File: flow/run.sh
#!/bin/bash
# the make line also repeats each setting of config.mk as NAME=value (left out here)
make -C /OpenROAD-flow-scripts/flow DESIGN_CONFIG=/design/flow/config.mk WORK_HOME=/design/flow/orfs CLKGATE_MAP_FILE= finish
File: flow/config.mk
export PLATFORM = sky130hd
export DESIGN_NAME = SCALER_TOPv2
export DESIGN_NICKNAME = SCALER_TOPv2
export VERILOG_FILES = /design/flow/design.v
export SDC_FILE = /design/flow/constraint.sdc
export NUM_CORES = 4
export LEC_CHECK = 0
export CAP_MARGIN = 15
export CORE_MARGIN = 2
export CORE_UTILIZATION = 68
export MAX_ROUTING_LAYER = met5
export PLACE_DENSITY_LB_ADDON = 0.25
export SLEW_MARGIN = 20
File: flow/constraint.sdc
create_clock -name core_clock -period 5.01 [get_ports {clk33_i}]
set_input_delay 1.0020 -clock core_clock [delete_from_list [all_inputs] [get_ports {clk33_i}]]
set_output_delay 1.0020 -clock core_clock [all_outputs]
set_load 0.01 [all_outputs]
File: flow/design.v
`timescale 1ns / 1ps
module SCALER_CLOCK_v2(
		input clk33_i,
		input rst_i,
		output khz_clk_o
    );
	localparam [15:0] MATCH = 33333;
	reg [15:0] counter;
	reg khz_clk;
	always @(posedge clk33_i) begin
		if (rst_i) begin
			counter <= {16{1'b0}};
			khz_clk <= 1'b0;
		end else begin
			if (khz_clk) counter <= {16{1'b0}};
			else counter <= counter + 1;
			khz_clk <= (counter == MATCH);
		end
	end
	assign khz_clk_o = khz_clk;
endmodule
`timescale 1ns / 1ps
module ANITA3_scaler(
		clk_i,
		rst_i,
		pps_i,
		count_i,
		scaler_o
    );
	parameter WIDTH = 8;
	parameter PRESCALE = 0;
	input clk_i;
	input rst_i;
	input pps_i;
	input count_i;
	output [WIDTH-1:0] scaler_o;
	reg [WIDTH+PRESCALE-1:0] counter;
	wire [WIDTH+PRESCALE:0] counter_plus_one = counter + 1;
	reg [WIDTH-1:0] scaler;
	always @(posedge clk_i) begin
		if (rst_i) begin
			counter <= {WIDTH+PRESCALE{1'b0}};
			scaler <= {WIDTH{1'b0}};
		end else begin
			if (pps_i) counter <= {WIDTH+PRESCALE{1'b0}};
			else if (count_i && !counter_plus_one[WIDTH+PRESCALE]) counter <= counter_plus_one;
			if (pps_i) scaler <= counter[PRESCALE +: WIDTH];
		end
	end
	assign scaler_o = scaler;
endmodule
`timescale 1ns / 1ps
module SCALER_TOPv2(
		input clk33_i,
		input rst_i,
		input [16:0] scal_i,
		input [4:0] scal_addr_i,
		input scal_rd_i,
		output [15:0] scal_dat_o,
		output [15:0] refpulse_cnt_o
    );
	wire update_scalers;
	SCALER_CLOCK_v2 u_clk(.clk33_i(clk33_i),
								 .rst_i(rst_i),
								 .khz_clk_o(update_scalers));
	wire [15:0] scaler_data_out[31:0];
	reg [1:0] ref_pulse_reg;
	reg [15:0] ref_pulse_counter;
	reg [15:0] ref_pulse_count;
	reg [15:0] gated_scaler;
	wire [15:0] ref_pulse_in = {16{scal_i[0]}};
	always @(posedge clk33_i) begin
		if (rst_i) begin
			gated_scaler <= {16{1'b0}};
			ref_pulse_reg <= {2{1'b0}};
			ref_pulse_counter <= {16{1'b0}};
			ref_pulse_count <= {16{1'b0}};
		end else begin
			gated_scaler <= ref_pulse_in & scal_i[16:1];
			ref_pulse_reg <= {ref_pulse_reg[0],scal_i[0]};
			if (update_scalers) ref_pulse_counter <= {16{1'b0}};
			else if (ref_pulse_reg[0] && !ref_pulse_reg[1]) ref_pulse_counter <= ref_pulse_counter + 1;
			if (update_scalers) ref_pulse_count <= ref_pulse_counter;
		end
	end
	generate
		genvar trig, ant;
		for (trig=0;trig<4;trig=trig+1) begin : L1
			ANITA3_scaler #(.WIDTH(16),.PRESCALE(0)) u_l1_scaler(.clk_i(clk33_i),
																				  .rst_i(rst_i),
																				  .pps_i(update_scalers),
																				  .count_i(scal_i[1+trig]),
																				  .scaler_o(scaler_data_out[12+trig]));
			ANITA3_scaler #(.WIDTH(16),.PRESCALE(0)) u_l1_mon_scaler(.clk_i(clk33_i),
																				  .rst_i(rst_i),
																				  .pps_i(update_scalers),
																				  .count_i(gated_scaler[trig]),
																				  .scaler_o(scaler_data_out[28+trig]));
		end
		for (ant=0;ant<12;ant=ant+1) begin : ANT
			ANITA3_scaler #(.WIDTH(16),.PRESCALE(0)) u_ant_scaler(.clk_i(clk33_i),
																					.rst_i(rst_i),
																					.pps_i(update_scalers),
																					.count_i(scal_i[5+ant]),
																					.scaler_o(scaler_data_out[ant]));
			ANITA3_scaler #(.WIDTH(16),.PRESCALE(0)) u_ant_mon_scaler(.clk_i(clk33_i),
																					.rst_i(rst_i),
																					.pps_i(update_scalers),
																					.count_i(gated_scaler[4+ant]),
																					.scaler_o(scaler_data_out[16+ant]));
		end
	endgenerate
	reg scaler_bank;
	reg [31:0] scaler_ram[63:0];
	reg [31:0] scaler_out;
	reg reading;
	reg updating;
	reg was_updating;
	reg maybe_reading_too_slow;
	reg [4:0] scaler_addr_count;
	wire [5:0] scaler_addr_count_plus_one = scaler_addr_count + 1;
	always @(posedge clk33_i) begin
		if (updating && !rst_i)
			scaler_ram[{scaler_bank,scaler_addr_count}] <= {ref_pulse_count,scaler_data_out[scaler_addr_count]};
		scaler_out <= scaler_ram[{!scaler_bank,scal_addr_i}];
	end
	always @(posedge clk33_i) begin	
		if (rst_i) begin
			scaler_bank <= 1'b0;
			reading <= 1'b0;
			updating <= 1'b0;
			was_updating <= 1'b0;
			maybe_reading_too_slow <= 1'b0;
			scaler_addr_count <= {5{1'b0}};
		end else begin
		if (update_scalers) updating <= 1;
		else if (scaler_addr_count_plus_one[5]) updating <= 0;
		if (updating) scaler_addr_count <= scaler_addr_count_plus_one;
		if ((scal_addr_i == {5{1'b0}}) && scal_rd_i)
			reading <= 1;
		else if ((scal_addr_i == {5{1'b1}}) && scal_rd_i) 
			reading <= 0;
		else if (update_scalers && maybe_reading_too_slow)
			reading <= 0;
		if (!reading) maybe_reading_too_slow <= 0;
		else if (update_scalers && reading) maybe_reading_too_slow <= 1;
		was_updating <= updating;
		if (!updating && was_updating && !reading) scaler_bank <= ~scaler_bank;		
		end
	end
	assign scal_dat_o = scaler_out[15:0];
	assign refpulse_cnt_o = scaler_out[31:16];
endmodule
==> impl_metrics.ini, run 1 <==
; yosys + openroad results
[hold_path]
min_to = ANT[3].u_ant_scaler.scaler[11]$_SDFFE_PP0P_
min_path_cells = 2
min_from = rst_i
min_path_type = input pin to flop

[synth]
avgSynthCellArea_sq_um = 14.7
xor_area_frac = 0.0225
ys_async_sr_fraction = 0
edf_count = 2048
synthTopCellsByCount = edfxtp_1 (2048), dfxtp_1 (1133), nor2_1 (1102)
most_common_cell = edfxtp_1
synth_area_leader_cell = edfxtp_1
ys.flops = 3181
yosysCellCount = 8774
synth_warnings = 3
aoi_share = 0.0521
ys_sh_adder = 0.00399
synthCells = 8774
area_leaders = edfxtp_1 (48%), dfxtp_1 (18%), mux4_2 (9.7%)
ys_seq_share = 0.654
synth.mux.area_fraction = 0.161
synth_cell_types = 81
synthTopLogicFamily = multiplexers
ys_area_sq_mm = 0.129
synth_nets = 8840
flop_cell = edfxtp_1
yosys.area.top_type_share = 0.478
syn-cell-area_sq_mm = 0.129
yosys.area_share.simple = 0.0860

[critical_path]
cpPeakStageDelay_ns = 0.91
reg2regPathDepth = 9
crit_chain = ha_1 -> and3_1 -> ha_1 -> buf_4 -> a222oi_1 -> o21ai_1 -> a2111oi_0 -> a41oi_4 -> buf_4
reg2reg_setup_slack_ns = 0.51
r2r_start = scaler_addr_count[0]$_SDFFE_PP0P_
path_depth = 9
cp_max_fo = 64
critPathBufInv = 2
worstPathArrival_ns = 5.08
critical_path_class = flop to flop
crit_start = scaler_addr_count[0]$_SDFFE_PP0P_
r2r-end = scaler_ram[1][15]$_DFFE_PP_
cp_top_family = AND-OR/OR-AND gates
start_kind = flop
crit_end = scaler_ram[1][15]$_DFFE_PP_
crit_path_top_delay_cell = a2111oi_0
required_ns = 5.59
endpoint_kind = flop

[sta]
maxSlewViolCount = 0
fmax_mhz = 222
rsz0062_at_grt = false
finalHoldViolations = 0
setup_viol_count_final = 0
worst_pin_slew_ns = 1.30
period_used_share = 0.899
slew-limit-headroom = 0.132
post-route-min-period_ns = 4.50
clock_skew_ns = 0.0839

[pwr]
powerSeq_mw = 27.7
swShare = 0.218
leakagePower_nw = 46.9
powerClk_mw = 23.8
p_seq_frac = 0.520
combPwrFrac = 0.034
internal-power_mw = 41.7
power.switching_mw = 11.6
ir_drop_mv = 0.344
comb_power_mw = 1.83
maxPowerGroup = registers
clockPowerShare = 0.446
cellPowerDensity_mw_per_mm2 = 371

[floorplan]
die_w_um = 439
fp-row-count = 159
chipArea_sq_mm = 0.193
dieHeight_um = 439
coreArea_sq_mm = 0.188
io_pins = 57
fp_util = 0.684

[placed_design]
dp_hpwl_mm = 248
numPortBuffers = 56
place_inst = 11117
gp_congestion = 1.03

[global_routing]
gr-usage-all-layers = 0.450
antenna_found_initial = 29
grt_pass1_wl_mm = 614
gr-total-overflow = 0
grt_start_max_net_pins = 145
grt_pass1_vias = 84476

[clock_network]
clock_sink_count = 3181
worstSkewPairLatency_ns = 1.00
h-tree-depth = 5
cts-root-buf = clkbuf_16
cts_max_path_buffers = 4
cts_resized = 0
cts_setup_buffers = 0
cts_hold_buf = 0
cts_tree = yes
cts_buffers = 319
clk_pin_slew_ns = 0.06

[detailed_routing]
drc = 0
wl_per_cell_um = 37.2
ant_nets = 0
vias = 88110
dr.pass1.iters = 10
vias_per_cell = 7.53
first_iter_violations = 16571
wirelength_mm = 436

[finish]
nets = 9009
syn_to_final_growth_pct = 11.9
instances_no_fill = 11698
utilization = 0.766

[run]
warning_count = 46
drv_cap = 0

[run_status]
status = timing/DRC/antenna clean
==> cell type report <==
| cell class | instances | area [sq um] |
|---|---|---|
| timing repair buffer | 344 | 3560 |
| fill | 10187 | 44000 |
| clock inverter | 124 | 993 |
| multi-input combinational | 5018 | 42700 |
| tap | 2495 | 3120 |
| sequential | 3181 | 84200 |
| clock buffer | 435 | 9030 |
| antenna | 22 | 55.1 |
| inverter | 79 | 297 |
==> metal layers <==
layer	up-vias	wire length, um	global-route usage
li1	34260	-	-
met1	43166	145000	0.588
met2	8678	191000	0.661
met3	1980	68100	0.158
met4	26	31400	0.256
met5	-	243	0.00199
==> stage by stage <==
| step | worst slack [ns] | cell area, sq um | hold slack (ns) | total power [mW] | TNS [ns] |
|---|---|---|---|---|---|
| finish | 0.506 | 144000 | 0.354 | 53.4 | 0 |
| floorplan | -0.356 | 129000 | 0.430 | 29.4 | -283.82 |
| global route | 0.604 | 144000 | 0.344 | 54.1 | 0 |
| CTS | 0.716 | 144000 | 0.317 | 53.2 | 0 |
| detailed placement | 0.717 | 134000 | 0.450 | 30.0 | 0 |
| global placement | 0.872 | 134000 | 0.445 | 29.9 | 0 |
==> run 2, diff against run 1 <==
ABC_AREA = 1   (was not set)
CAP_MARGIN = 0   (was 15)
CELL_PAD_IN_SITES_DETAIL_PLACEMENT = 0   (was not set)
CELL_PAD_IN_SITES_GLOBAL_PLACEMENT = 0   (was not set)
CORE_ASPECT_RATIO = 1.52   (was not set)
CTS_CLUSTER_SIZE = 14   (was not set)
GPL_TIMING_DRIVEN = 1   (was not set)
MAX_ROUTING_LAYER = met4   (was met5)
MIN_ROUTING_LAYER = met1   (was not set)
PLACE_DENSITY_LB_ADDON = not set   (was 0.25)
SETUP_SLACK_MARGIN = 1.08   (was not set)
SLEW_MARGIN = 40   (was 20)
TNS_END_PERCENT = 90   (was not set)
clock period = 3.62 ns   (was 5.01 ns; I/O delays follow)
==> impl_metrics.ini, run 2 <==
; implementation run metrics
[synth]
synth.mux.area_fraction = 0
ys_sh_adder = 0.00385
ys_async_sr_fraction = 0
yosys.area_share.simple = 0.231
xor_area_frac = 0.0155
synth_area_leader_cell = edfxtp_1
ys_seq_share = 0.633
area_leaders = edfxtp_1 (46%), dfxtp_1 (17%), nand2_1 (11%)
synth_cell_types = 46
synth_nets = 14012
synthCells = 13946
most_common_cell = nand2_1
synthTopLogicFamily = simple AND/OR/NAND/NOR gates
yosysCellCount = 13946
aoi_share = 0.0619
ys.flops = 3181
ys_area_sq_mm = 0.133
avgSynthCellArea_sq_um = 9.54
syn-cell-area_sq_mm = 0.133
flop_cell = edfxtp_1
synth_warnings = 3
synthTopCellsByCount = nand2_1 (3855), nand3_1 (2094), edfxtp_1 (2048)
yosys.area.top_type_share = 0.462
edf_count = 2048

[clock_network]
cts_buffers = 294
cts_max_path_buffers = 4
cts_hold_buf = 0
clock_sink_count = 3181
cts-root-buf = clkbuf_16
h-tree-depth = 5

[placed_design]
numPortBuffers = 56
gp_congestion = 1.02
dp_hpwl_mm = 280
post-place-ws_ns = -0.151

[floorplan]
coreArea_sq_mm = 0.195
chipArea_sq_mm = 0.199
die_w_um = 363
fp-row-count = 200
io_pins = 57
dieHeight_um = 549
fp_util = 0.683

[run_status]
status = stopped before the end
lastStage = 5_1_grt
firstError = [ERROR GRT-0229] Vertical edge usage exceeds the maximum allowed. (22, 66) usage=65535 limit=2200
==> run 2: timing repair <==
| item | 4_1_cts |
|---|---|
| setup buffers | 79 |
| gates cloned | 14 |
| gates resized | 264 |
| endpoints found under the hold margin | 0 |
| pin swaps | 55 |
| setup endpoints to repair | 1499 |
==> run 2: stage by stage <==
step	instances	util	area [sq um]	hold WS (ns)
2_1_floorplan	13946	-	134000	0.403
3_3_place_gp	16146	0.711	139000	0.414
3_5_place_dp	16146	0.711	139000	0.427
4_1_cts	16736	0.768	150000	0.434
==> run 3, diff against run 2 <==
ABC_AREA = not set   (was 1)
CAP_MARGIN = 20   (was 0)
CELL_PAD_IN_SITES_DETAIL_PLACEMENT = not set   (was 0)
CELL_PAD_IN_SITES_GLOBAL_PLACEMENT = not set   (was 0)
CORE_ASPECT_RATIO = not set   (was 1.52)
CORE_UTILIZATION = 60   (was 68)
CTS_CLUSTER_SIZE = not set   (was 14)
GPL_TIMING_DRIVEN = not set   (was 1)
MAX_ROUTING_LAYER = not set   (was met4)
MIN_ROUTING_LAYER = not set   (was met1)
PLACE_DENSITY = 0.6   (was not set)
SETUP_SLACK_MARGIN = 0.65   (was 1.08)
SLEW_MARGIN = 20   (was 40)
TNS_END_PERCENT = not set   (was 90)
clock period = 3.17 ns   (was 3.62 ns; I/O delays follow)
==> impl_metrics.ini, run 3 <==
; yosys + openroad results
[run_status]
status = timing/DRC/antenna clean

[synth]
yosysCellCount = 8774
synthTopLogicFamily = multiplexers
xor_area_frac = 0.0225
most_common_cell = edfxtp_1
ys_area_sq_mm = 0.129
aoi_share = 0.0521
synthTopCellsByCount = edfxtp_1 (2048), dfxtp_1 (1133), nor2_1 (1102)
synth_warnings = 3
synth.mux.area_fraction = 0.161
edf_count = 2048
synthCells = 8774
yosys.area_share.simple = 0.0860
synth_area_leader_cell = edfxtp_1
ys_sh_adder = 0.00399
area_leaders = edfxtp_1 (48%), dfxtp_1 (18%), mux4_2 (9.7%)
yosys.area.top_type_share = 0.478
synth_cell_types = 81
syn-cell-area_sq_mm = 0.129
avgSynthCellArea_sq_um = 14.7
ys.flops = 3181
ys_seq_share = 0.654
ys_async_sr_fraction = 0
flop_cell = edfxtp_1
synth_nets = 8840

[detailed_routing]
vias = 81410
wl_per_cell_um = 32.3
vias_per_cell = 6.58
ant_nets = 0
dr.pass1.iters = 8
drc = 0
wirelength_mm = 400
first_iter_violations = 9230

[critical_path]
cpPeakStageDelay_ns = 0.38
cp_top_family = buffers and inverters
crit_path_top_delay_cell = dfxtp_4
path_common_cell = buf_4
path_depth = 14
r2r-end = scaler_ram[17][14]$_DFFE_PP_
reg2reg_setup_slack_ns = 0.06
critPathBufInv = 8
crit_start = scaler_addr_count[1]$_SDFFE_PP0P_
reg2regPathDepth = 14
required_ns = 3.84
worstPathArrival_ns = 3.78
crit_end = scaler_ram[17][14]$_DFFE_PP_
critical_path_class = flop to flop
r2r_start = scaler_addr_count[1]$_SDFFE_PP0P_
crit_chain = ha_4 -> buf_4 -> buf_12 -> nor4bb_2 -> buf_4 -> nand2_1 -> o21ai_0 -> buf_4 -> nor3_1 -> buf_4 -> a41oi_4 -> buf_12 -> buf_4 -> buf_12
endpoint_kind = flop
start_kind = flop
cp_max_fo = 32

[sta]
rsz0062_at_grt = true
slew-limit-headroom = 0.196
setup_viol_count_final = 0
finalSetupTns_ns = 0
period_used_share = 0.980
post-route-min-period_ns = 3.11
worst_pin_slew_ns = 1.21
clock_skew_ns = 0.110
finalHoldViolations = 0
maxSlewViolCount = 0
fmax_mhz = 322

[global_routing]
grt_use_met2 = 0.594
grt_util_met1 = 0.459
gr-total-overflow = 0
grt_start_max_net_pins = 157
antenna_found_initial = 13
gr-usage-all-layers = 0.363
grt_pass1_wl_mm = 566
grt_pass1_vias = 78098
grt_busiest_layer = met2
met3_usage = 0.0555

[pwr]
powerSeq_mw = 43.9
powerClk_mw = 37.7
swShare = 0.207
clockPowerShare = 0.447
internal-power_mw = 67.0
combPwrFrac = 0.034
total_power_mw = 84.5
power.switching_mw = 17.5
p_seq_frac = 0.519
maxPowerGroup = registers
comb_power_mw = 2.86
leakagePower_nw = 49.3
cellPowerDensity_mw_per_mm2 = 566
ir_drop_mv = 0.712

[floorplan]
fp_util = 0.605
coreArea_sq_mm = 0.213
io_pins = 57
chipArea_sq_mm = 0.218
dieHeight_um = 467
die_w_um = 467
fp-row-count = 169

[finish]
syn_to_final_growth_pct = 16.0
nets = 9354
stdcell_area_sq_mm = 0.149
utilization = 0.702

[clock_network]
cts_buffers = 333
worstSkewPairLatency_ns = 0.99
clk_pin_slew_ns = 0.07
clock_sink_count = 3181
cts-root-buf = clkbuf_16
cts_hold_buf = 0
h-tree-depth = 5
cts_tree = yes
cts_max_path_buffers = 4

[hold_path]
min_path_cells = 3
min_to = ANT[2].u_ant_scaler.scaler[11]$_SDFFE_PP0P_
min_from = rst_i
min_path_type = input pin to flop

[placed_design]
dp_hpwl_mm = 259
gp_congestion = 1.03
numPortBuffers = 56
place_area_sq_mm = 0.138

[run]
drv_cap = 0
warning_count = 46
run 3: metal layers:
metal | vias up | part of all wire
met1 | 41339 | 0.36
met5 | - | 0.000018
met2 | 4156 | 0.48
li1 | 34968 | -
met3 | 945 | 0.080
met4 | 2 | 0.074
run 3: what timing repair did:
item	in CTS	in global routing
endpoints found under the setup margin	1991	2119
pin swaps	16	3
endpoints found under the hold margin	0	0
cloned	10	4
buffers inserted	28	4
gates resized	63	21
run 3: area by class of cell:
class                           instances  area (sq um)
Sequential cell                      3181         84200
Antenna cell                            5          12.5
Multi-Input combinational cell       5018         43100
Clock buffer                          435          9080
Clock inverter                        153          1370
Timing Repair Buffer                  675          7640
Inverter                               79           300
Tap cell                             2821          3530
Fill cell                           14192         63500
run 3: per-stage QoR:
stage	setup slack (ns)	cells	hold WS, ns
global route	0.0717	12364	0.311
global placement	-0.620	11728	0.446
detailed placement	-0.697	11728	0.462
floorplan	-0.408	8774	0.430
finish	0.0631	12367	0.332
CTS	0.190	12354	0.284
==> run 4, diff against run 3 <==
ABC_AREA = 1   (was not set)
CAP_MARGIN = 0   (was 20)
CELL_PAD_IN_SITES_DETAIL_PLACEMENT = 0   (was not set)
CELL_PAD_IN_SITES_GLOBAL_PLACEMENT = 0   (was not set)
CORE_ASPECT_RATIO = 1.52   (was not set)
CORE_UTILIZATION = 70   (was 60)
CTS_CLUSTER_SIZE = 15   (was not set)
GPL_TIMING_DRIVEN = 1   (was not set)
MAX_ROUTING_LAYER = met4   (was not set)
MIN_ROUTING_LAYER = met1   (was not set)
PLACE_DENSITY = not set   (was 0.6)
SETUP_SLACK_MARGIN = 1.08   (was 0.65)
SLEW_MARGIN = 5   (was 20)
TNS_END_PERCENT = 90   (was not set)
clock period = 3.65 ns   (was 3.17 ns; I/O delays follow)
==> impl_metrics.ini, run 4 <==
; yosys + openroad results
[critical_path]
r2r-end = scaler_ram[20][16]$_DFFE_PP_
path_depth = 5
critical_path_class = flop to flop
required_ns = 4.16
crit_path_top_delay_cell = nand2_1
critPathBufInv = 2
worstPathArrival_ns = 3.24
cpPeakStageDelay_ns = 0.61
cp_top_family = simple AND/OR/NAND/NOR gates
start_kind = flop
crit_end = scaler_ram[20][16]$_DFFE_PP_
reg2reg_setup_slack_ns = 0.92
reg2regPathDepth = 5
r2r_start = scaler_addr_count[4]$_SDFFE_PP0P_
crit_start = scaler_addr_count[4]$_SDFFE_PP0P_
crit_chain = inv_2 -> nor2_2 -> nand2_1 -> nor2_4 -> buf_4
endpoint_kind = flop
cp_max_fo = 19

[floorplan]
io_pins = 57
die_w_um = 358
dieHeight_um = 542
fp_util = 0.703
fp-row-count = 197
coreArea_sq_mm = 0.189
chipArea_sq_mm = 0.194

[sta]
maxSlewViolCount = 0
clock_skew_ns = 0.0755
worst_pin_slew_ns = 1.45
finalSetupTns_ns = 0
period_used_share = 0.749
whs_ns = 0.454
slew-limit-headroom = 0.0303
setup_viol_count_final = 0
finalHoldViolations = 0
fmax_mhz = 366
post-route-min-period_ns = 2.73
rsz0062_at_grt = true

[placed_design]
gp_congestion = 1.04
numPortBuffers = 56
dp_hpwl_mm = 263

[synth]
ys_area_sq_mm = 0.133
ys_sh_adder = 0.00385
yosysCellCount = 13946
flop_cell = edfxtp_1
synth_nets = 14012
edf_count = 2048
synth.mux.area_fraction = 0
synthTopCellsByCount = nand2_1 (3855), nand3_1 (2094), edfxtp_1 (2048)
area_leaders = edfxtp_1 (46%), dfxtp_1 (17%), nand2_1 (11%)
avgSynthCellArea_sq_um = 9.54
aoi_share = 0.0619
yosys.area_share.simple = 0.231
xor_area_frac = 0.0155
syn-cell-area_sq_mm = 0.133
ys_async_sr_fraction = 0
ys.flops = 3181
synth_area_leader_cell = edfxtp_1
yosys.area.top_type_share = 0.462
synth_warnings = 3
synthCells = 13946
ys_seq_share = 0.633
most_common_cell = nand2_1
synth_cell_types = 46
synthTopLogicFamily = simple AND/OR/NAND/NOR gates

[run]
warning_count = 67
drv_cap = 0

[pwr]
combPwrFrac = 0.043
p_seq_frac = 0.528
total_power_mw = 72.1
maxPowerGroup = registers
powerClk_mw = 31.0
comb_power_mw = 3.08
leakagePower_nw = 54.3
cellPowerDensity_mw_per_mm2 = 478
ir_drop_mv = 0.637
clockPowerShare = 0.430
swShare = 0.224
powerSeq_mw = 38.0
power.switching_mw = 16.2
internal-power_mw = 55.9

[clock_network]
clock_sink_count = 3181
cts_tree = yes
h-tree-depth = 5
worstSkewPairLatency_ns = 0.90
cts-root-buf = clkbuf_16
clk_pin_slew_ns = 0.07
cts_max_path_buffers = 4
cts_buffers = 290

[detailed_routing]
first_iter_violations = 18018
drc = 0
wirelength_mm = 450
wl_per_cell_um = 26.9
vias = 111332
ant_nets = 0
dr.pass1.iters = 9
vias_per_cell = 6.65

[global_routing]
grt_busiest_layer = met2
grt_pass1_wl_mm = 636
gr-total-overflow = 0
grt_use_met2 = 0.735
met3_usage = 0.0883
grt_util_met1 = 0.467
gr-usage-all-layers = 0.452
antenna_found_initial = 16
grt_pass1_vias = 106502
grt_start_max_net_pins = 172

[hold_path]
min_path_type = flop to flop
min_path_cells = 2
min_from = L1[3].u_l1_mon_scaler.scaler[7]$_SDFFE_PP0P_
min_to = L1[3].u_l1_mon_scaler.scaler[7]$_SDFFE_PP0P_

[run_status]
status = timing/DRC/antenna clean

[finish]
nets = 14097
syn_to_final_growth_pct = 13.4
[run 4: through the flow]
stage          area [sq um]  std cells   util  worst slack (ns)
2_1_floorplan        134000      13946      -             0.733
3_3_place_gp         138000      16094  0.730             0.172
3_5_place_dp         138000      16094  0.730             0.214
4_1_cts              149000      16650  0.786             0.988
5_1_grt              151000      16745  0.797             0.904
6_report             151000      16746  0.797             0.915
[run 4: cell type report]
class,count,area [sq um]
antenna,14,35.0
clock buffer,385,7980
clock inverter,121,1380
fill,11012,38400
inverter,1063,4080
multi-input combinational,8975,43300
sequential,3181,84200
tap,2487,3110
timing repair buffer,519,6790
timing repair inverter,1,7.51
[run 4: timing repair]
| item | in CTS | in global routing |
|---|---|---|
| setup buffers | 40 | 34 |
| pin swaps | 33 | 54 |
| gates resized | 212 | 170 |
| endpoints found under the setup margin | 1553 | 1139 |
| gates cloned | 10 | 48 |
| hold buffers | 0 | 0 |
[run 4: layer usage]
metal  wire length, um  share of wire  vias up
met1            131000           0.29    51263
met5                 0              0        -
li1                  -              -    47652
met4             51300           0.11        0
met2            214000           0.48     9527
met3             53800           0.12     2890
==> run 5, diff against run 4 <==
ABC_AREA = not set   (was 1)
CAP_MARGIN = 25   (was 0)
CELL_PAD_IN_SITES_GLOBAL_PLACEMENT = 3   (was 0)
CORE_ASPECT_RATIO = 0.67   (was 1.52)
CORE_MARGIN = 10   (was 2)
CORE_UTILIZATION = 45   (was 70)
CTS_CLUSTER_SIZE = 71   (was 15)
GPL_ROUTABILITY_DRIVEN = 0   (was not set)
GPL_TIMING_DRIVEN = 0   (was 1)
MAX_ROUTING_LAYER = met5   (was met4)
PLACE_DENSITY_LB_ADDON = 0.25   (was not set)
SETUP_SLACK_MARGIN = not set   (was 1.08)
SLEW_MARGIN = 20   (was 5)
TNS_END_PERCENT = 50   (was 90)
clock period = 3.81 ns   (was 3.65 ns; I/O delays follow)
==> impl_metrics.ini, run 5 <==
; yosys + openroad results
[run_status]
status = finished with violations
so_faults = setup timing

[pwr]
power.switching_mw = 15.7
cellPowerDensity_mw_per_mm2 = 465
internal-power_mw = 55.1
ir_drop_mv = 0.389
powerClk_mw = 31.4
swShare = 0.221
maxPowerGroup = registers
p_seq_frac = 0.514
powerSeq_mw = 36.4
leakagePower_nw = 49.7
combPwrFrac = 0.042
clockPowerShare = 0.444
comb_power_mw = 2.97

[finish]
regArea_sq_mm = 0.0842
stdcell_area_sq_mm = 0.152
utilization = 0.536
syn_to_final_growth_pct = 18.4
nets = 9524
fill_cells = 22837
logic_area_sq_mm = 0.0431

[sta]
finalHoldViolations = 0
rsz0062_at_grt = true
maxSlewViolCount = 0
post-route-min-period_ns = 4.20
period_used_share = 1.10
clock_skew_ns = 0.0845
setup_viol_count_final = 1050
fmax_mhz = 238
worst_slack_ns = -0.388
finalSetupTns_ns = -136.47
slew-limit-headroom = 0.225
whs_ns = 0.463
worst_pin_slew_ns = 1.16

[clock_network]
cts_buffers = 313
h-tree-depth = 5
cts_hold_buf = 0
clk_pin_slew_ns = 0.07
worstSkewPairLatency_ns = 0.93
clock_sink_count = 3181
cts_tree = yes
cts-root-buf = clkbuf_16
cts_max_path_buffers = 4

[critical_path]
crit_start = scaler_addr_count[4]$_SDFFE_PP0P_
reg2reg_setup_slack_ns = -0.39
required_ns = 4.42
start_kind = flop
endpoint_kind = flop
cpPeakStageDelay_ns = 0.93
path_depth = 14
cp_top_family = AND-OR/OR-AND gates
crit_end = scaler_ram[17][12]$_DFFE_PP_
reg2regPathDepth = 14
cp_max_fo = 10
r2r_start = scaler_addr_count[4]$_SDFFE_PP0P_
r2r-end = scaler_ram[17][12]$_DFFE_PP_
worstPathArrival_ns = 4.81
critical_path_class = flop to flop
crit_path_top_delay_cell = a222oi_1
critPathBufInv = 9
crit_chain = buf_8 -> buf_8 -> buf_12 -> inv_4 -> buf_8 -> ha_4 -> buf_12 -> a222oi_1 -> o211ai_1 -> a2111oi_4 -> a41oi_4 -> clkbuf_16 -> buf_16 -> buf_12

[floorplan]
chipArea_sq_mm = 0.308
coreArea_sq_mm = 0.284
fp_util = 0.453
die_w_um = 673
dieHeight_um = 458
io_pins = 57
fp-row-count = 160

[global_routing]
grt_pass1_vias = 79289
gr-total-overflow = 0
grt_pass1_wl_mm = 685
grt_start_max_net_pins = 66
gr-usage-all-layers = 0.322
antenna_found_initial = 61

[hold_path]
min_from = ref_pulse_reg[0]$_SDFF_PP0_
min_to = ref_pulse_reg[1]$_SDFF_PP0_
min_path_type = flop to flop
min_path_cells = 1

[detailed_routing]
wl_per_cell_um = 37.9
drc = 0
wirelength_mm = 512
first_iter_violations = 15407
wl_met1_mm = 221
wl_met2_mm = 183
ant_nets = 0
vias = 88072
vias_per_cell = 6.51
dr.pass1.iters = 11
route.top_layer_used = met5
wl_met3_mm = 91.3

[synth]
synthTopCellsByCount = edfxtp_1 (2048), dfxtp_1 (1133), nor2_1 (1102)
synth.mux.area_fraction = 0.161
flop_cell = edfxtp_1
ys_area_sq_mm = 0.129
ys_seq_share = 0.654
avgSynthCellArea_sq_um = 14.7
xor_area_frac = 0.0225
synth_warnings = 3
synth_nets = 8840
synth_cell_types = 81
synth_area_leader_cell = edfxtp_1
ys_async_sr_fraction = 0
ys_sh_adder = 0.00399
syn-cell-area_sq_mm = 0.129
synthCells = 8774
yosys.area_share.simple = 0.0860
edf_count = 2048
area_leaders = edfxtp_1 (48%), dfxtp_1 (18%), mux4_2 (9.7%)
yosys.area.top_type_share = 0.478
yosysCellCount = 8774
ys.flops = 3181
synthTopLogicFamily = multiplexers
most_common_cell = edfxtp_1
aoi_share = 0.0521

[placed_design]
post-place-ws_ns = -2.38
dp_hpwl_mm = 380
place_area_sq_mm = 0.140
numPortBuffers = 53

[run]
drv_cap = 0
warning_count = 34
[run 5: timing repair]
item	in CTS	in global routing
buffers inserted	60	16
cloned	27	2
setup endpoints to repair	3001	1139
gates resized	183	78
pin swaps	27	23
[run 5: through the flow]
stage | cells | total power [mW]
2_1_floorplan | 8774 | 38.6
6_report | 13524 | 70.8
3_5_place_dp | 12858 | 40.0
5_1_grt | 13508 | 72.4
3_3_place_gp | 12634 | 40.0
4_1_cts | 13497 | 70.9
[run 5: metal layers]
metal  up-vias  GRT usage
met3       960      0.168
met4        34     0.0881
met1     45092      0.497
li1      35369          -
met5         -    0.00560
met2      6617      0.382
[run 5: cell type report]
class	count	share of cell area
well taps	3807	0.0313
multi-input cells	5018	0.283
plain buffers	487	0.0173
inverters	79	0.00196
diodes	18	0.000296
clock inverters	147	0.00866
clock buffers	409	0.0577
flip-flops and latches	3181	0.553
repair buffers	378	0.0469
==> run 6, diff against run 5 <==
CAP_MARGIN = 5   (was 25)
CELL_PAD_IN_SITES_GLOBAL_PLACEMENT = 0   (was 3)
CORE_ASPECT_RATIO = 1.52   (was 0.67)
CORE_MARGIN = 2   (was 10)
CORE_UTILIZATION = 72   (was 45)
CTS_CLUSTER_SIZE = 52   (was 71)
GPL_ROUTABILITY_DRIVEN = not set   (was 0)
GPL_TIMING_DRIVEN = 1   (was 0)
MAX_ROUTING_LAYER = met4   (was met5)
PLACE_DENSITY_LB_ADDON = 0.17   (was 0.25)
SETUP_SLACK_MARGIN = -0.13   (was not set)
TNS_END_PERCENT = 90   (was 50)
clock period = 2.97 ns   (was 3.81 ns; I/O delays follow)
==> impl_metrics.ini, run 6 <==
; implementation run metrics
[floorplan]
io_pins = 57
die_w_um = 347
dieHeight_um = 525
chipArea_sq_mm = 0.182
fp-row-count = 191
coreArea_sq_mm = 0.178
fp_util = 0.724

[synth]
yosysCellCount = 8774
avgSynthCellArea_sq_um = 14.7
ys_async_sr_fraction = 0
synthCells = 8774
synthTopCellsByCount = edfxtp_1 (2048), dfxtp_1 (1133), nor2_1 (1102)
synth_cell_types = 81
synthTopLogicFamily = multiplexers
edf_count = 2048
synth_area_leader_cell = edfxtp_1
syn-cell-area_sq_mm = 0.129
synth.mux.area_fraction = 0.161
area_leaders = edfxtp_1 (48%), dfxtp_1 (18%), mux4_2 (9.7%)
aoi_share = 0.0521
ys_seq_share = 0.654
most_common_cell = edfxtp_1
xor_area_frac = 0.0225
ys_sh_adder = 0.00399
synth_warnings = 3
ys.flops = 3181
synth_nets = 8840
flop_cell = edfxtp_1
ys_area_sq_mm = 0.129
yosys.area.top_type_share = 0.478
yosys.area_share.simple = 0.0860

[clock_network]
cts-root-buf = clkbuf_16
h-tree-depth = 5
cts_max_path_buffers = 4
clock_sink_count = 3181
cts_buffers = 283

[placed_design]
gp_congestion = 1.09
dp_hpwl_mm = 291
place_area_sq_mm = 0.137
post-place-ws_ns = -0.408
place_inst = 11220
numPortBuffers = 56

[run_status]
lastStage = 5_1_grt
status = stopped before the end
firstError = [ERROR GRT-0232] Routing congestion too high. Check the congestion heatmap in the GUI.

[global_routing]
gr-usage-all-layers = 0.727
gr-total-overflow = 11
## run 6: metal layers
layer | track usage | GRT overflow
met1 | 0.706 | 0
met2 | 0.906 | 2
met3 | 0.502 | 4
met4 | 0.754 | 5
met5 | - | -
## run 6: what timing repair did
item | CTS
setup endpoints to repair | 408
pin swaps | 2
hold buffers | 0
resized | 19
buffers inserted | 1
cloned | 4
==> run 7, diff against run 6 <==
ABC_AREA = 1   (was not set)
CAP_MARGIN = 20   (was 5)
CELL_PAD_IN_SITES_DETAIL_PLACEMENT = not set   (was 0)
CELL_PAD_IN_SITES_GLOBAL_PLACEMENT = 3   (was 0)
CORE_ASPECT_RATIO = not set   (was 1.52)
CORE_MARGIN = 5   (was 2)
CORE_UTILIZATION = 40   (was 72)
CTS_CLUSTER_SIZE = not set   (was 52)
GPL_ROUTABILITY_DRIVEN = 1   (was not set)
MIN_ROUTING_LAYER = met2   (was met1)
PLACE_DENSITY_LB_ADDON = 0.23   (was 0.17)
SETUP_SLACK_MARGIN = 0.31   (was -0.13)
TNS_END_PERCENT = 50   (was 90)
==> impl_metrics.ini, run 7 <==
; yosys + openroad results
[synth]
xor_area_frac = 0.0155
ys.flops = 3181
avgSynthCellArea_sq_um = 9.54
yosys.area_share.simple = 0.231
synthTopLogicFamily = simple AND/OR/NAND/NOR gates
ys_sh_adder = 0.00385
edf_count = 2048
aoi_share = 0.0619
synth_warnings = 3
ys_area_sq_mm = 0.133
yosysCellCount = 13946
flop_cell = edfxtp_1
ys_async_sr_fraction = 0
synth_nets = 14012
synthTopCellsByCount = nand2_1 (3855), nand3_1 (2094), edfxtp_1 (2048)
synth_cell_types = 46
area_leaders = edfxtp_1 (46%), dfxtp_1 (17%), nand2_1 (11%)
synthCells = 13946
synth.mux.area_fraction = 0
most_common_cell = nand2_1
syn-cell-area_sq_mm = 0.133
synth_area_leader_cell = edfxtp_1
yosys.area.top_type_share = 0.462
ys_seq_share = 0.633

[placed_design]
dp_hpwl_mm = 288
place_inst = 18217
place_area_sq_mm = 0.144
numPortBuffers = 56
gp_congestion = 0.961
post-place-ws_ns = -0.287

[global_routing]
grt_pass1_vias = 144812
grt_start_max_net_pins = 117
grt_pass1_wl_mm = 667
gr-total-overflow = 0
gr-usage-all-layers = 0.399
antenna_found_initial = 0

[pwr]
ir_drop_mv = 0.471
powerSeq_mw = 46.8
comb_power_mw = 4.11
swShare = 0.231
cellPowerDensity_mw_per_mm2 = 612
p_seq_frac = 0.481
total_power_mw = 97.2
powerClk_mw = 46.3
leakagePower_nw = 56.8
combPwrFrac = 0.042
clockPowerShare = 0.477
maxPowerGroup = registers
power.switching_mw = 22.4
internal-power_mw = 74.8

[floorplan]
die_w_um = 587
io_pins = 57
dieHeight_um = 587
fp-row-count = 211
chipArea_sq_mm = 0.344
coreArea_sq_mm = 0.331
fp_util = 0.402

[run_status]
status = timing/DRC/antenna clean

[clock_network]
clk_pin_slew_ns = 0.06
cts_max_path_buffers = 4
worstSkewPairLatency_ns = 0.97
clock_sink_count = 3181
h-tree-depth = 5
cts-root-buf = clkbuf_16
cts_tree = yes
cts_buffers = 358

[critical_path]
r2r_start = scaler_addr_count[0]$_SDFFE_PP0P_
cp_top_family = simple AND/OR/NAND/NOR gates
path_depth = 16
path_common_cell = nor2_4
cpPeakStageDelay_ns = 0.34
crit_chain = inv_2 -> buf_6 -> ha_4 -> inv_8 -> nor2_4 -> nand2_4 -> buf_12 -> buf_16 -> buf_8 -> o21ai_1 -> nor2_4 -> nand2_2 -> nor2_4 -> nand3_4 -> buf_12 -> buf_8
critical_path_class = flop to flop
endpoint_kind = flop
critPathBufInv = 8
r2r-end = scaler_ram[10][6]$_DFFE_PP_
crit_start = scaler_addr_count[0]$_SDFFE_PP0P_
crit_path_top_delay_cell = dfxtp_2
required_ns = 3.68
reg2regPathDepth = 16
reg2reg_setup_slack_ns = 0.17
worstPathArrival_ns = 3.51
start_kind = flop
cp_max_fo = 8
crit_end = scaler_ram[10][6]$_DFFE_PP_

[sta]
post-route-min-period_ns = 2.80
finalHoldViolations = 0
worst_slack_ns = 0.169
period_used_share = 0.943
setup_viol_count_final = 0
slew-limit-headroom = 0.318
whs_ns = 0.262
worst_pin_slew_ns = 1.02
fmax_mhz = 357
finalSetupTns_ns = 0
rsz0062_at_grt = true
maxSlewViolCount = 0
clock_skew_ns = 0.0523

[detailed_routing]
wl_met2_mm = 238
first_iter_violations = 26196
drc = 0
wl_met1_um = 0
vias = 138890
wl_met3_mm = 191
wl_per_cell_um = 24.5
ant_nets = 0
wirelength_mm = 466
dr.pass1.iters = 10
route.top_layer_used = met4
vias_per_cell = 7.31

[finish]
utilization = 0.480
nets = 14386
fill_cells = 30685
stdcell_area_sq_mm = 0.159
syn_to_final_growth_pct = 19.3
regArea_sq_mm = 0.0842
instances_no_fill = 19005
logic_area_sq_mm = 0.0431

[hold_path]
min_to = scaler_out[18]$_DFF_P_
min_path_type = input pin to flop
min_from = scal_addr_i[3]
min_path_cells = 6

[run]
warning_count = 41
drv_cap = 0
[run 7: layout make-up]
type / instances / area share
flip-flops and latches: 3181 / 0.531
multi-input cells: 8973 / 0.271
clock buffers: 490 / 0.0633
repair buffers: 743 / 0.0618
well taps: 4366 / 0.0344
inverters: 1063 / 0.0257
clock inverters: 169 / 0.0124
diodes: 20 / 0.000315
[run 7: repair_timing]
| action | CTS | global route |
|---|---|---|
| hold endpoints to repair | 0 | 0 |
| gates cloned | 15 | 37 |
| setup endpoints to repair | 1032 | 1120 |
| hold buffers | 0 | 0 |
| resized | 135 | 155 |
| pin swaps | 27 | 58 |
| setup buffers | 27 | 30 |
[run 7: per-layer routing]
metal / track usage / vias up
met5: - / -
met4: 0.0543 / 0
met3: 0.500 / 3771
met2: 0.485 / 38902
met1: - / 48110
li1: - / 48107
==> run 8, diff against run 7 <==
ABC_AREA = not set   (was 1)
CELL_PAD_IN_SITES_GLOBAL_PLACEMENT = not set   (was 3)
CORE_MARGIN = 2   (was 5)
GPL_ROUTABILITY_DRIVEN = not set   (was 1)
GPL_TIMING_DRIVEN = not set   (was 1)
MAX_ROUTING_LAYER = not set   (was met4)
MIN_ROUTING_LAYER = not set   (was met2)
PLACE_DENSITY = 0.6   (was not set)
PLACE_DENSITY_LB_ADDON = not set   (was 0.23)
SETUP_SLACK_MARGIN = 0.01   (was 0.31)
TNS_END_PERCENT = not set   (was 50)
clock period = 5.34 ns   (was 2.97 ns; I/O delays follow)
==> impl_metrics.ini, run 8 <==
; yosys + openroad results
[detailed_routing]
ant_nets = 0
first_iter_violations = 8818
dr.pass1.iters = 6
wl_met2_mm = 185
vias = 79471
wirelength_mm = 392
drc = 0
wl_met3_mm = 27.4
route.top_layer_used = met5
wl_met1_mm = 157
vias_per_cell = 5.85
wl_per_cell_um = 28.8

[floorplan]
coreArea_sq_mm = 0.321
fp_util = 0.401
fp-row-count = 208
chipArea_sq_mm = 0.326
io_pins = 57
dieHeight_um = 571
die_w_um = 571

[critical_path]
path_depth = 8
r2r-end = scaler_ram[53][15]$_DFFE_PP_
crit_path_top_delay_cell = a2111oi_0
required_ns = 5.95
worstPathArrival_ns = 5.25
path_common_cell = buf_4
cp_top_family = AND-OR/OR-AND gates
crit_chain = buf_4 -> and4bb_2 -> a222oi_1 -> o21ai_1 -> a2111oi_0 -> buf_4 -> a41oi_4 -> buf_12
cpPeakStageDelay_ns = 0.99
reg2regPathDepth = 8
start_kind = flop
crit_end = scaler_ram[53][15]$_DFFE_PP_
cp_max_fo = 64
reg2reg_setup_slack_ns = 0.70
critical_path_class = flop to flop
crit_start = scaler_addr_count[2]$_SDFFE_PP0P_
critPathBufInv = 3
r2r_start = scaler_addr_count[2]$_SDFFE_PP0P_
endpoint_kind = flop

[pwr]
clockPowerShare = 0.462
total_power_mw = 51.5
p_seq_frac = 0.506
internal-power_mw = 40.5
leakagePower_nw = 47.5
power.switching_mw = 11.0
ir_drop_mv = 0.283
combPwrFrac = 0.032
comb_power_mw = 1.63
powerSeq_mw = 26.1
swShare = 0.213
maxPowerGroup = registers
powerClk_mw = 23.8
cellPowerDensity_mw_per_mm2 = 349

[synth]
synth_cell_types = 81
ys_async_sr_fraction = 0
flop_cell = edfxtp_1
synth_nets = 8840
ys_seq_share = 0.654
ys_sh_adder = 0.00399
yosysCellCount = 8774
avgSynthCellArea_sq_um = 14.7
syn-cell-area_sq_mm = 0.129
area_leaders = edfxtp_1 (48%), dfxtp_1 (18%), mux4_2 (9.7%)
edf_count = 2048
synth.mux.area_fraction = 0.161
yosys.area_share.simple = 0.0860
synthTopCellsByCount = edfxtp_1 (2048), dfxtp_1 (1133), nor2_1 (1102)
most_common_cell = edfxtp_1
aoi_share = 0.0521
ys.flops = 3181
synthTopLogicFamily = multiplexers
synth_area_leader_cell = edfxtp_1
ys_area_sq_mm = 0.129
synthCells = 8774
yosys.area.top_type_share = 0.478
xor_area_frac = 0.0225
synth_warnings = 3

[hold_path]
min_from = ref_pulse_reg[0]$_SDFF_PP0_
min_to = ref_pulse_reg[1]$_SDFF_PP0_
min_path_cells = 1
min_path_type = flop to flop

[finish]
nets = 9057
stdcell_area_sq_mm = 0.147
fill_cells = 27837
utilization = 0.459
syn_to_final_growth_pct = 14.5
instances_no_fill = 13580

[clock_network]
h-tree-depth = 5
cts_max_path_buffers = 4
cts_tree = yes
worstSkewPairLatency_ns = 0.93
cts_hold_buf = 0
clock_sink_count = 3181
clk_pin_slew_ns = 0.07
cts_buffers = 338
cts-root-buf = clkbuf_16
cts_resized = 0
cts_setup_buffers = 0

[placed_design]
place_area_sq_mm = 0.136
dp_hpwl_mm = 253
numPortBuffers = 56
gp_congestion = 0.977
place_inst = 12954

[global_routing]
grt_pass1_vias = 76874
grt_start_max_net_pins = 180
gr-usage-all-layers = 0.236
gr-total-overflow = 0
antenna_found_initial = 20
grt_pass1_wl_mm = 560

[run_status]
status = timing/DRC/antenna clean

[sta]
post-route-min-period_ns = 4.64
maxSlewViolCount = 0
worst_pin_slew_ns = 1.36
fmax_mhz = 215
slew-limit-headroom = 0.0915
clock_skew_ns = 0.0729
whs_ns = 0.464
period_used_share = 0.869
setup_viol_count_final = 0
finalHoldViolations = 0
rsz0062_at_grt = false

[run]
warning_count = 45
drv_cap = 0
[run 8: layout make-up]
| class | count | area, sq um | share of cell area |
|---|---|---|---|
| sequential | 3181 | 84200 | 0.572 |
| tap | 4305 | 5390 | 0.0366 |
| clock inverter | 173 | 1910 | 0.0130 |
| inverter | 79 | 297 | 0.00201 |
| clock buffer | 447 | 9310 | 0.0632 |
| multi-input combinational | 5018 | 42700 | 0.290 |
| antenna | 4 | 10.0 | 0.0000680 |
| timing repair buffer | 373 | 3430 | 0.0233 |
[run 8: through the flow]
step,setup slack (ns),TNS [ns]
after floorplan,-0.0263,-9.94
final,0.697,0
after CTS,0.808,0
after global placement,0.596,0
after detailed placement,0.621,0
after global routing,0.810,0
[run 8: routing by layer]
metal,up-vias,GRT usage
met2,3322,0.383
met3,772,0.0322
met1,40999,0.311
met5,-,0
li1,34368,-
met4,10,0.114
==> run 9, diff against run 8 <==
CORE_UTILIZATION = 70   (was 40)
CTS_CLUSTER_DIAMETER = 29   (was not set)
CTS_CLUSTER_SIZE = 37   (was not set)
SETUP_SLACK_MARGIN = 1.13   (was 0.01)
clock period = 4.24 ns   (was 5.34 ns; I/O delays follow)
==> impl_metrics.ini, run 9 <==
; implementation run metrics
[run_status]
status = stopped before the end
lastStage = 5_1_grt
firstError = [ERROR GRT-0229] Vertical edge usage exceeds the maximum allowed. (5, 1) usage=65535 limit=2200

[placed_design]
numPortBuffers = 56
gp_congestion = 1.04
dp_hpwl_mm = 248
post-place-ws_ns = 0.358
place_inst = 11130

[synth]
synthTopCellsByCount = edfxtp_1 (2048), dfxtp_1 (1133), nor2_1 (1102)
synth.mux.area_fraction = 0.161
synth_area_leader_cell = edfxtp_1
yosys.area.top_type_share = 0.478
synth_nets = 8840
avgSynthCellArea_sq_um = 14.7
ys_async_sr_fraction = 0
synth_cell_types = 81
synth_warnings = 3
syn-cell-area_sq_mm = 0.129
edf_count = 2048
ys_seq_share = 0.654
synthTopLogicFamily = multiplexers
ys.flops = 3181
yosysCellCount = 8774
ys_sh_adder = 0.00399
flop_cell = edfxtp_1
xor_area_frac = 0.0225
aoi_share = 0.0521
synthCells = 8774
area_leaders = edfxtp_1 (48%), dfxtp_1 (18%), mux4_2 (9.7%)
most_common_cell = edfxtp_1
ys_area_sq_mm = 0.129
yosys.area_share.simple = 0.0860

[clock_network]
cts_hold_buf = 0
h-tree-depth = 6
cts-root-buf = clkbuf_16
clock_sink_count = 3181
cts_buffers = 577
cts_max_path_buffers = 4

[floorplan]
fp_util = 0.704
chipArea_sq_mm = 0.187
coreArea_sq_mm = 0.183
die_w_um = 433
io_pins = 57
fp-row-count = 157
dieHeight_um = 433
[run 9: what timing repair did]
action / 4_1_cts
gates cloned: 47
pin swaps: 45
setup endpoints to repair: 1759
resized: 181
setup buffers: 109
endpoints found under the hold margin: 0
[run 9: stage by stage]
| stage | area [sq um] | total power [mW] |
|---|---|---|
| after floorplan | 129000 | 34.7 |
| after CTS | 157000 | 83.2 |
| after detailed placement | 134000 | 35.4 |
| after global placement | 134000 | 35.3 |
==> run 10, diff against run 9 <==
CAP_MARGIN = 25   (was 20)
CELL_PAD_IN_SITES_DETAIL_PLACEMENT = 0   (was not set)
CELL_PAD_IN_SITES_GLOBAL_PLACEMENT = 3   (was not set)
CORE_ASPECT_RATIO = 1.52   (was not set)
CORE_MARGIN = 10   (was 2)
CORE_UTILIZATION = 23   (was 70)
CTS_CLUSTER_DIAMETER = not set   (was 29)
CTS_CLUSTER_SIZE = 83   (was 37)
GPL_TIMING_DRIVEN = 1   (was not set)
HOLD_SLACK_MARGIN = 0.02   (was not set)
MAX_ROUTING_LAYER = met5   (was not set)
MIN_ROUTING_LAYER = met2   (was not set)
PLACE_DENSITY = not set   (was 0.6)
PLACE_DENSITY_LB_ADDON = 0.25   (was not set)
SETUP_SLACK_MARGIN = not set   (was 1.13)
TNS_END_PERCENT = 50   (was not set)
clock period = 3.81 ns   (was 4.24 ns; I/O delays follow)
==> impl_metrics.ini, run 10 <==
; yosys + openroad results
[clock_network]
clock_sink_count = 3181
cts_setup_buffers = 0
cts_tree = yes
cts_buffers = 343
h-tree-depth = 5
worstSkewPairLatency_ns = 1.04
cts-root-buf = clkbuf_16
cts_max_path_buffers = 4
clk_pin_slew_ns = 0.07

[pwr]
maxPowerGroup = registers
power.switching_mw = 17.2
ir_drop_mv = 0.393
combPwrFrac = 0.036
leakagePower_nw = 49.4
powerSeq_mw = 36.5
internal-power_mw = 56.8
p_seq_frac = 0.493
clockPowerShare = 0.470
powerClk_mw = 34.8
cellPowerDensity_mw_per_mm2 = 476
total_power_mw = 74.0
comb_power_mw = 2.68
swShare = 0.232

[placed_design]
dp_hpwl_mm = 351
numPortBuffers = 56
place_area_sq_mm = 0.144
gp_congestion = 1.05

[global_routing]
antenna_found_initial = 11
gr-total-overflow = 0
grt_pass1_vias = 119031
grt_start_max_net_pins = 155
gr-usage-all-layers = 0.263
grt_pass1_wl_mm = 722

[sta]
rsz0062_at_grt = false
finalHoldViolations = 0
worst_slack_ns = -0.00743
period_used_share = 1.00
fmax_mhz = 262
slew-limit-headroom = 0.249
setup_viol_count_final = 11
maxSlewViolCount = 0
finalSetupTns_ns = -0.0619
post-route-min-period_ns = 3.82
clock_skew_ns = 0.0915
worst_pin_slew_ns = 1.12
whs_ns = 0.424

[detailed_routing]
wl_per_cell_um = 31.2
first_iter_violations = 18135
vias = 106787
drc = 0
dr.pass1.iters = 9
wirelength_mm = 530
ant_nets = 0
vias_per_cell = 6.28

[critical_path]
r2r_start = scaler_addr_count[1]$_SDFFE_PP0P_
r2r-end = scaler_ram[62][6]$_DFFE_PP_
path_common_cell = buf_4
worstPathArrival_ns = 4.54
reg2reg_setup_slack_ns = -0.007
crit_path_top_delay_cell = nor4_1
cpPeakStageDelay_ns = 0.96
crit_chain = buf_4 -> inv_1 -> ha_2 -> buf_4 -> a32oi_1 -> nand2_1 -> nor4_1 -> a41oi_4 -> buf_12
critical_path_class = flop to flop
reg2regPathDepth = 9
path_depth = 9
cp_max_fo = 65
start_kind = flop
endpoint_kind = flop
critPathBufInv = 4
crit_start = scaler_addr_count[1]$_SDFFE_PP0P_
crit_end = scaler_ram[62][6]$_DFFE_PP_
cp_top_family = simple AND/OR/NAND/NOR gates
required_ns = 4.53

[synth]
synth_area_leader_cell = edfxtp_1
yosysCellCount = 8774
synthTopLogicFamily = multiplexers
edf_count = 2048
syn-cell-area_sq_mm = 0.129
ys_area_sq_mm = 0.129
ys.flops = 3181
xor_area_frac = 0.0225
synth_warnings = 3
ys_async_sr_fraction = 0
most_common_cell = edfxtp_1
area_leaders = edfxtp_1 (48%), dfxtp_1 (18%), mux4_2 (9.7%)
yosys.area.top_type_share = 0.478
synthCells = 8774
yosys.area_share.simple = 0.0860
synth_nets = 8840
ys_seq_share = 0.654
synth.mux.area_fraction = 0.161
synth_cell_types = 81
flop_cell = edfxtp_1
avgSynthCellArea_sq_um = 14.7
aoi_share = 0.0521
synthTopCellsByCount = edfxtp_1 (2048), dfxtp_1 (1133), nor2_1 (1102)
ys_sh_adder = 0.00399

[floorplan]
fp-row-count = 338
dieHeight_um = 942
fp_util = 0.231
chipArea_sq_mm = 0.590
io_pins = 57
die_w_um = 627
coreArea_sq_mm = 0.557

[finish]
syn_to_final_growth_pct = 20.9
stdcell_area_sq_mm = 0.156
nets = 9349
utilization = 0.279

[hold_path]
min_path_cells = 3
min_from = scal_addr_i[3]
min_to = scaler_out[4]$_DFF_P_
min_path_type = input pin to flop

[run_status]
so_faults = setup timing
status = finished with violations

[run]
warning_count = 49
drv_cap = 0
-- run 10: timing repair --
| action | in CTS | in global routing |
|---|---|---|
| endpoints found under the setup margin | 128 | 476 |
| hold endpoints to repair | 2 | 0 |
| cloned | 0 | 0 |
| hold buffers | 1 | 0 |
| resized | 3 | 15 |
| pin swaps | 0 | 1 |
-- run 10: stage by stage --
stage / cells / setup slack [ns]
after floorplan: 8774 / -0.167
after global placement: 16237 / -0.926
after detailed placement: 16241 / -0.249
after CTS: 16872 / 0.0604
after global routing: 16903 / 0.0133
final: 16992 / -0.00743
-- run 10: metal layers --
| metal | GRT usage | routed length (um) | share of wire | vias to the layer above |
|---|---|---|---|---|
| met4 | 0.0504 | 38900 | 0.073 | 96 |
| met2 | 0.349 | 294000 | 0.56 | 33644 |
| met1 | - | 0 | 0 | 35570 |
| met3 | 0.312 | 193000 | 0.36 | 2667 |
| met5 | 0.0629 | 4050 | 0.0076 | - |
| li1 | - | - | - | 34810 |
-- run 10: area by class of cell --
type                            count  area [sq um]
Timing Repair Buffer              660          7520
Multi-Input combinational cell   5018         42800
Sequential cell                  3181         84200
Fill cell                       56205        402000
Inverter                           79           297
Tap cell                         7310          9150
Antenna cell                      114           285
Clock buffer                      454          9390
Clock inverter                    176          1820
==> run 11, diff against run 10 <==
CORE_MARGIN = 5   (was 10)
CTS_CLUSTER_SIZE = 98   (was 83)
HOLD_SLACK_MARGIN = 0.13   (was 0.02)
MAX_ROUTING_LAYER = met4   (was met5)
MIN_ROUTING_LAYER = met1   (was met2)
PLACE_DENSITY_LB_ADDON = 0.17   (was 0.25)
SETUP_SLACK_MARGIN = 1.08   (was not set)
TNS_END_PERCENT = 90   (was 50)
==> impl_metrics.ini, run 11 <==
; yosys + openroad results
[synth]
synth_cell_types = 81
edf_count = 2048
flop_cell = edfxtp_1
yosysCellCount = 8774
synthTopLogicFamily = multiplexers
ys_async_sr_fraction = 0
synth_nets = 8840
ys_sh_adder = 0.00399
synth_warnings = 3
synth.mux.area_fraction = 0.161
xor_area_frac = 0.0225
aoi_share = 0.0521
ys.flops = 3181
yosys.area_share.simple = 0.0860
ys_seq_share = 0.654
synthCells = 8774
most_common_cell = edfxtp_1
synthTopCellsByCount = edfxtp_1 (2048), dfxtp_1 (1133), nor2_1 (1102)
area_leaders = edfxtp_1 (48%), dfxtp_1 (18%), mux4_2 (9.7%)
ys_area_sq_mm = 0.129
synth_area_leader_cell = edfxtp_1
avgSynthCellArea_sq_um = 14.7
syn-cell-area_sq_mm = 0.129
yosys.area.top_type_share = 0.478

[detailed_routing]
vias_per_cell = 4.70
dr.pass1.iters = 6
wl_per_cell_um = 31.7
ant_nets = 0
drc = 0
first_iter_violations = 6029
vias = 80413
wirelength_mm = 541

[critical_path]
cp_max_fo = 11
worstPathArrival_ns = 3.78
critPathBufInv = 6
endpoint_kind = flop
crit_chain = buf_16 -> buf_12 -> buf_4 -> mux2i_1 -> o22ai_1 -> a2111oi_2 -> a41oi_4 -> buf_12 -> buf_6 -> buf_16
r2r_start = scaler_addr_count[2]$_SDFFE_PP0P_
r2r-end = scaler_ram[14][5]$_DFFE_PP_
reg2reg_setup_slack_ns = 0.71
cpPeakStageDelay_ns = 0.50
required_ns = 4.49
critical_path_class = flop to flop
path_depth = 10
cp_top_family = AND-OR/OR-AND gates
crit_end = scaler_ram[14][5]$_DFFE_PP_
crit_start = scaler_addr_count[2]$_SDFFE_PP0P_
crit_path_top_delay_cell = a2111oi_2
reg2regPathDepth = 10
start_kind = flop

[clock_network]
h-tree-depth = 5
clk_pin_slew_ns = 0.07
cts-root-buf = clkbuf_16
clock_sink_count = 3181
cts_tree = yes
cts_buffers = 349
worstSkewPairLatency_ns = 1.00
cts_max_path_buffers = 4

[pwr]
cellPowerDensity_mw_per_mm2 = 459
leakagePower_nw = 51.8
combPwrFrac = 0.035
swShare = 0.222
comb_power_mw = 2.59
ir_drop_mv = 0.347
maxPowerGroup = registers
clockPowerShare = 0.471
powerClk_mw = 34.8
powerSeq_mw = 36.5
internal-power_mw = 57.5
power.switching_mw = 16.4
p_seq_frac = 0.494

[run]
warning_count = 51
drv_cap = 0

[finish]
nets = 9554
syn_to_final_growth_pct = 25.0
utilization = 0.289

[sta]
finalHoldViolations = 0
setup_viol_count_final = 0
period_used_share = 0.812
finalSetupTns_ns = 0
post-route-min-period_ns = 3.10
slew-limit-headroom = 0.259
clock_skew_ns = 0.0899
fmax_mhz = 323
rsz0062_at_grt = true
worst_pin_slew_ns = 1.11
whs_ns = 0.297
maxSlewViolCount = 0

[floorplan]
fp_util = 0.231
fp-row-count = 338
coreArea_sq_mm = 0.557
dieHeight_um = 932
die_w_um = 617
io_pins = 57
chipArea_sq_mm = 0.575

[global_routing]
gr-usage-all-layers = 0.186
antenna_found_initial = 22
grt_pass1_wl_mm = 729
grt_pass1_vias = 82491
grt_start_max_net_pins = 184
gr-total-overflow = 0

[placed_design]
dp_hpwl_mm = 355
gp_congestion = 0.915
numPortBuffers = 56

[hold_path]
min_from = rst_i
min_path_type = input pin to flop
min_to = scaler_bank$_SDFFE_PP0P_
min_path_cells = 3

[run_status]
status = timing/DRC/antenna clean
[run 11: layout make-up]
| class | count | area, sq um |
|---|---|---|
| Sequential cell | 3181 | 84300 |
| Clock inverter | 168 | 1740 |
| Multi-Input combinational cell | 5018 | 43700 |
| Clock buffer | 466 | 9710 |
| Tap cell | 7310 | 9150 |
| Inverter | 79 | 304 |
| Fill cell | 55838 | 397000 |
| Timing Repair Buffer | 859 | 11900 |
| Antenna cell | 16 | 40.0 |
[run 11: timing repair]
action | in CTS | in global routing
pin swaps | 53 | 18
hold buffers | 0 | 0
gates resized | 351 | 75
cloned | 72 | 38
endpoints found under the setup margin | 2807 | 1039
buffers inserted | 135 | 31
[run 11: routing by layer]
metal | GRT usage | part of all wire | up-vias
li1 | - | - | 35470
met1 | 0.201 | 0.37 | 42443
met2 | 0.349 | 0.55 | 1808
met3 | 0.0185 | 0.031 | 692
met4 | 0.0728 | 0.049 | 0
met5 | - | 0 | -
[run 11: stage by stage]
stage | area (sq um) | instances | worst slack (ns) | power [mW]
after floorplan | 129000 | 8774 | 0.232 | 38.6
after global placement | 143000 | 16155 | -0.501 | 40.0
after detailed placement | 143000 | 16168 | -0.275 | 40.0
after CTS | 159000 | 17009 | 0.746 | 75.3
after global routing | 161000 | 17088 | 0.660 | 76.6
final | 161000 | 17097 | 0.715 | 73.9
==> run 12, diff against run 11 <==
CAP_MARGIN = 20   (was 25)
CELL_PAD_IN_SITES_DETAIL_PLACEMENT = not set   (was 0)
CELL_PAD_IN_SITES_GLOBAL_PLACEMENT = not set   (was 3)
CORE_ASPECT_RATIO = not set   (was 1.52)
CORE_MARGIN = 2   (was 5)
CORE_UTILIZATION = 52   (was 23)
CTS_CLUSTER_SIZE = 97   (was 98)
GPL_TIMING_DRIVEN = not set   (was 1)
HOLD_SLACK_MARGIN = not set   (was 0.13)
MAX_ROUTING_LAYER = not set   (was met4)
MIN_ROUTING_LAYER = not set   (was met1)
PLACE_DENSITY = 0.6   (was not set)
PLACE_DENSITY_LB_ADDON = not set   (was 0.17)
SETUP_SLACK_MARGIN = 1.34   (was 1.08)
TNS_END_PERCENT = not set   (was 90)
clock period = 5.9 ns   (was 3.81 ns; I/O delays follow)
==> impl_metrics.ini, run 12 <==
; yosys + openroad results
[global_routing]
gr-usage-all-layers = 0.309
grt_pass1_vias = 75335
grt_start_max_net_pins = 183
antenna_found_initial = 14
grt_pass1_wl_mm = 557
gr-total-overflow = 0

[clock_network]
worstSkewPairLatency_ns = 0.98
cts_max_path_buffers = 4
cts_buffers = 344
cts_hold_buf = 0
clock_sink_count = 3181
cts-root-buf = clkbuf_16
cts_setup_buffers = 0
cts_tree = yes
h-tree-depth = 5
clk_pin_slew_ns = 0.06

[critical_path]
reg2regPathDepth = 9
start_kind = flop
reg2reg_setup_slack_ns = 1.44
required_ns = 6.56
endpoint_kind = flop
cp_max_fo = 64
r2r_start = scaler_addr_count[0]$_SDFFE_PP0P_
crit_end = scaler_ram[9][11]$_DFFE_PP_
r2r-end = scaler_ram[9][11]$_DFFE_PP_
critPathBufInv = 2
cpPeakStageDelay_ns = 0.68
path_depth = 9
worstPathArrival_ns = 5.12
crit_start = scaler_addr_count[0]$_SDFFE_PP0P_
crit_chain = ha_2 -> and3_1 -> ha_1 -> nor4_1 -> nand2_2 -> or3_1 -> buf_4 -> a41oi_4 -> buf_6
crit_path_top_delay_cell = or3_1
critical_path_class = flop to flop
cp_top_family = simple AND/OR/NAND/NOR gates

[synth]
edf_count = 2048
synth_area_leader_cell = edfxtp_1
aoi_share = 0.0521
xor_area_frac = 0.0225
synthTopLogicFamily = multiplexers
ys_seq_share = 0.654
most_common_cell = edfxtp_1
synth_nets = 8840
synthTopCellsByCount = edfxtp_1 (2048), dfxtp_1 (1133), nor2_1 (1102)
flop_cell = edfxtp_1
area_leaders = edfxtp_1 (48%), dfxtp_1 (18%), mux4_2 (9.7%)
ys_async_sr_fraction = 0
synth_warnings = 3
avgSynthCellArea_sq_um = 14.7
yosys.area_share.simple = 0.0860
ys_sh_adder = 0.00399
yosys.area.top_type_share = 0.478
synth_cell_types = 81
ys_area_sq_mm = 0.129
syn-cell-area_sq_mm = 0.129
ys.flops = 3181
synthCells = 8774
synth.mux.area_fraction = 0.161
yosysCellCount = 8774

[placed_design]
dp_hpwl_mm = 253
post-place-ws_ns = 1.24
place_inst = 11788
gp_congestion = 1.04
place_area_sq_mm = 0.134
numPortBuffers = 56

[sta]
finalHoldViolations = 0
fmax_mhz = 224
post-route-min-period_ns = 4.46
period_used_share = 0.756
rsz0062_at_grt = false
setup_viol_count_final = 0
whs_ns = 0.469
finalSetupTns_ns = 0
worst_pin_slew_ns = 1.23
clock_skew_ns = 0.104
slew-limit-headroom = 0.156
worst_slack_ns = 1.44
maxSlewViolCount = 0

[pwr]
p_seq_frac = 0.513
clockPowerShare = 0.458
combPwrFrac = 0.030
cellPowerDensity_mw_per_mm2 = 317
powerSeq_mw = 23.6
swShare = 0.205
total_power_mw = 46.0
leakagePower_nw = 47.0
comb_power_mw = 1.38
ir_drop_mv = 0.320
powerClk_mw = 21.0
internal-power_mw = 36.5
maxPowerGroup = registers
power.switching_mw = 9.44

[detailed_routing]
dr.pass1.iters = 6
vias = 78291
drc = 0
wl_per_cell_um = 31.6
wirelength_mm = 392
ant_nets = 0
first_iter_violations = 9048
vias_per_cell = 6.32

[floorplan]
die_w_um = 501
chipArea_sq_mm = 0.251
dieHeight_um = 501
fp_util = 0.523
fp-row-count = 182
io_pins = 57
coreArea_sq_mm = 0.246

[hold_path]
min_path_cells = 1
min_from = ref_pulse_reg[0]$_SDFF_PP0_
min_path_type = flop to flop
min_to = ref_pulse_reg[1]$_SDFF_PP0_

[finish]
nets = 8980
utilization = 0.590
stdcell_area_sq_mm = 0.145
fill_cells = 18948
instances_no_fill = 12396
syn_to_final_growth_pct = 12.7

[run]
drv_cap = 0
warning_count = 42

[run_status]
status = timing/DRC/antenna clean
[run 12: cell type report]
| class | count | area [sq um] | area share |
|---|---|---|---|
| Tap cell | 3220 | 4030 | 0.0278 |
| Inverter | 79 | 297 | 0.00204 |
| Antenna cell | 13 | 32.5 | 0.000224 |
| Multi-Input combinational cell | 5018 | 42700 | 0.294 |
| Clock inverter | 134 | 1450 | 0.00996 |
| Sequential cell | 3181 | 84200 | 0.581 |
| Timing Repair Buffer | 290 | 2880 | 0.0198 |
| Clock buffer | 461 | 9440 | 0.0651 |
[run 12: per-layer routing]
metal | vias up | track usage | share of wire
met5 | - | 0 | 0
met2 | 3078 | 0.500 | 0.48
li1 | 34244 | - | -
met1 | 40170 | 0.405 | 0.40
met3 | 799 | 0.0417 | 0.061
met4 | 0 | 0.172 | 0.065
[run 12: what timing repair did]
action / 4_1_cts / 5_1_grt
endpoints found under the hold margin: 0 / 0
resized: 7 / 8
setup endpoints to repair: 256 / 875
pin swaps: 0 / 0
No activity file was given, so power comes from the tool's default toggle rates.
